==> inputs of trial 73 <==
## CPU
module CPU(
				clk,
			  rst_n,
		   IO_stall,
         awid_m_inf,
       awaddr_m_inf,
       awsize_m_inf,
      awburst_m_inf,
        awlen_m_inf,
      awvalid_m_inf,
      awready_m_inf,
        wdata_m_inf,
        wlast_m_inf,
       wvalid_m_inf,
       wready_m_inf,
          bid_m_inf,
        bresp_m_inf,
       bvalid_m_inf,
       bready_m_inf,
         arid_m_inf,
       araddr_m_inf,
        arlen_m_inf,
       arsize_m_inf,
      arburst_m_inf,
      arvalid_m_inf,
      arready_m_inf, 
          rid_m_inf,
        rdata_m_inf,
        rresp_m_inf,
        rlast_m_inf,
       rvalid_m_inf,
       rready_m_inf 
);
export LEC_CHECK = 0
export ABC_AREA = 1
export CAP_MARGIN = 20
export CORE_MARGIN = 2
export CORE_UTILIZATION = 72
export CTS_CLUSTER_DIAMETER = 231
export CTS_CLUSTER_SIZE = 15
export PLACE_DENSITY_LB_ADDON = 0.19
export SLEW_MARGIN = 20
create_clock -name core_clock -period 3.55 [get_ports {clk}]
run.sh (not shown) runs the stock make flow with config.mk's settings and CLKGATE_MAP_FILE=.
==> inputs of build 53, as changes to trial 73 <==
Settings changed: ABC_AREA 1 to unset, CORE_UTILIZATION 72 to 40, CTS_CLUSTER_DIAMETER 231 to unset, CTS_CLUSTER_SIZE 15 to unset, PLACE_DENSITY_LB_ADDON 0.19 to unset, SETUP_SLACK_MARGIN set to 0.65.
==> flow/constraint.sdc (replaced) <==
create_clock -name core_clock -period 5.88 [get_ports {clk}]
set_input_delay 1.1760 -clock core_clock [delete_from_list [all_inputs] [get_ports {clk}]]
set_output_delay 1.1760 -clock core_clock [all_outputs]
set_load 0.01 [all_outputs]
==> inputs of build 90, as changes to trial 73 <==
Settings changed: ABC_AREA 1 to unset, CAP_MARGIN 20 to 5, CTS_CLUSTER_DIAMETER 231 to 104, GPL_TIMING_DRIVEN set to 1, HOLD_SLACK_MARGIN set to -0.1, MAX_ROUTING_LAYER set to met5, PLACE_DENSITY_LB_ADDON 0.19 to unset, SETUP_SLACK_MARGIN set to -0.31, SLEW_MARGIN 20 to 40, TNS_END_PERCENT set to 45.
==> flow/constraint.sdc (replaced) <==
create_clock -name core_clock -period 4.27 [get_ports {clk}]
set_input_delay 0.8540 -clock core_clock [delete_from_list [all_inputs] [get_ports {clk}]]
set_output_delay 0.8540 -clock core_clock [all_outputs]
set_load 0.01 [all_outputs]
==> inputs of trial 33, as changes to trial 73 <==
Settings changed: ABC_AREA 1 to unset, CTS_CLUSTER_DIAMETER 231 to unset, CTS_CLUSTER_SIZE 15 to 37, PLACE_DENSITY_LB_ADDON 0.19 to 0.28, SETUP_SLACK_MARGIN set to 1.07, TNS_END_PERCENT set to 5.
==> flow/constraint.sdc (replaced) <==
create_clock -name core_clock -period 3.64 [get_ports {clk}]
set_input_delay 0.7280 -clock core_clock [delete_from_list [all_inputs] [get_ports {clk}]]
set_output_delay 0.7280 -clock core_clock [all_outputs]
set_load 0.01 [all_outputs]
==> impl_metrics.csv <==
group,metric,value,unit
outcome,status,"complete, but fails checks",
outcome,violations,"setup timing",
routing,wl,111,mm
power_and_ir_drop,comb_cell_power,0.000290,W
final_timing,setup_slack,-0.931,ns
placement,post-place-ws,-0.988,ns
cells_and_area,area_share_nonclk_buffers,0.0866,
final_timing,setup_violations,18,
(the above is from build 90)
==> impl_metrics.csv <==
group,metric,value,unit
outcome,status,"complete, but fails checks",
final_timing,setup_violations,21,
outcome,violations,"setup timing",
cells_and_area,fin_nets,4308,
placement,post-place-ws,-1.84,ns
final_timing,setup_slack,-2.61,ns
final_timing,fmax,162,MHz
cells_and_area,largest_class,"combinational gates",
routing,wl,124,mm
logic_synthesis,logic_family,"AND-OR/OR-AND gates",
power_and_ir_drop,comb_cell_power,0.000425,W
cells_and_area,area_share_nonclk_buffers,0.0871,
(the above is from trial 73)
==> impl_metrics.csv <==
group,metric,value,unit
outcome,status,"complete, no violations",
placement,post-place-ws,0.221,ns
power_and_ir_drop,comb_cell_power,0.000201,W
routing,wl,105,mm
logic_synthesis,synth_flops,423,
final_timing,setup_violations,0,
cells_and_area,area_share_nonclk_buffers,0.0602,
clock_network,cts_made_buffers,50,
(the above is from build 53)
==> impl_metrics.csv <==
group,metric,value,unit
power_and_ir_drop,comb_cell_power,0.000346,W
routing,wl,118,mm
final_timing,setup_slack,-1.66,ns
outcome,violations,"setup timing",
logic_synthesis,syn_area,28800,sq um
final_timing,setup_violations,20,
outcome,status,"complete, but fails checks",
cells_and_area,area_share_nonclk_buffers,0.0912,
(the above is from trial 33)

========
==> inputs of harbor <==
CPU again, from the RTL that the note above started with.
clock: 3.8 ns
lec_check: 0
cap_margin: 20
core_margin: 2
core_utilization: 48
cts_cluster_size: 11
gpl_routability_driven: 0
hold_slack_margin: 0.03
setup_slack_margin: -0.12
slew_margin: 20
==> raven: changes against harbor <==
Settings changed: CORE_UTILIZATION 48 to 72, CTS_CLUSTER_SIZE 11 to 48, GPL_ROUTABILITY_DRIVEN 0 to unset, HOLD_SLACK_MARGIN 0.03 to unset, PLACE_DENSITY_LB_ADDON set to 0.26, SETUP_SLACK_MARGIN -0.12 to unset.
==> flow/constraint.sdc (replaced) <==
create_clock -name core_clock -period 5.41 [get_ports {clk}]
set_input_delay 1.0820 -clock core_clock [delete_from_list [all_inputs] [get_ports {clk}]]
set_output_delay 1.0820 -clock core_clock [all_outputs]
set_load 0.01 [all_outputs]
==> indigo: changes against harbor <==
Settings changed: CAP_MARGIN 20 to 30, CORE_UTILIZATION 48 to 43, CTS_CLUSTER_DIAMETER set to 166, TNS_END_PERCENT set to 75.
==> sierra: changes against harbor <==
Settings changed: CORE_UTILIZATION 48 to 40, CTS_CLUSTER_SIZE 11 to unset, GPL_ROUTABILITY_DRIVEN 0 to unset, HOLD_SLACK_MARGIN 0.03 to unset, SETUP_SLACK_MARGIN -0.12 to unset.
==> flow/constraint.sdc (replaced) <==
create_clock -name core_clock -period 5.88 [get_ports {clk}]
set_input_delay 1.1760 -clock core_clock [delete_from_list [all_inputs] [get_ports {clk}]]
set_output_delay 1.1760 -clock core_clock [all_outputs]
set_load 0.01 [all_outputs]
==> comparison <==
indigo ran to the end with violations: setup timing. harbor produced a layout that fails on setup timing. raven produced a clean layout. sierra completed with no timing, DRC or antenna violations. Via count, highest first: raven, harbor, indigo, sierra. Against indigo, the clock power of raven is smaller by about 27%. Design area: harbor > indigo > raven > sierra. Between raven and harbor, the lower sequential power is in raven (gap about 30%, measured against harbor). The lowest setup slack belongs to harbor, the highest to sierra. In sequential cell count, raven and harbor do not differ. Between indigo and harbor, the lower count of clock-buffer cells in the layout is in indigo (gap 10). Synthesized cell count is the same in indigo and harbor. Utilization: sierra < indigo < harbor < raven. Between raven and harbor, the lower first-iteration DRC count is in harbor (gap about 27%, measured against harbor). Combinational power: raven is lower than indigo (about 30%).
Power and IR drop assume default switching activity.
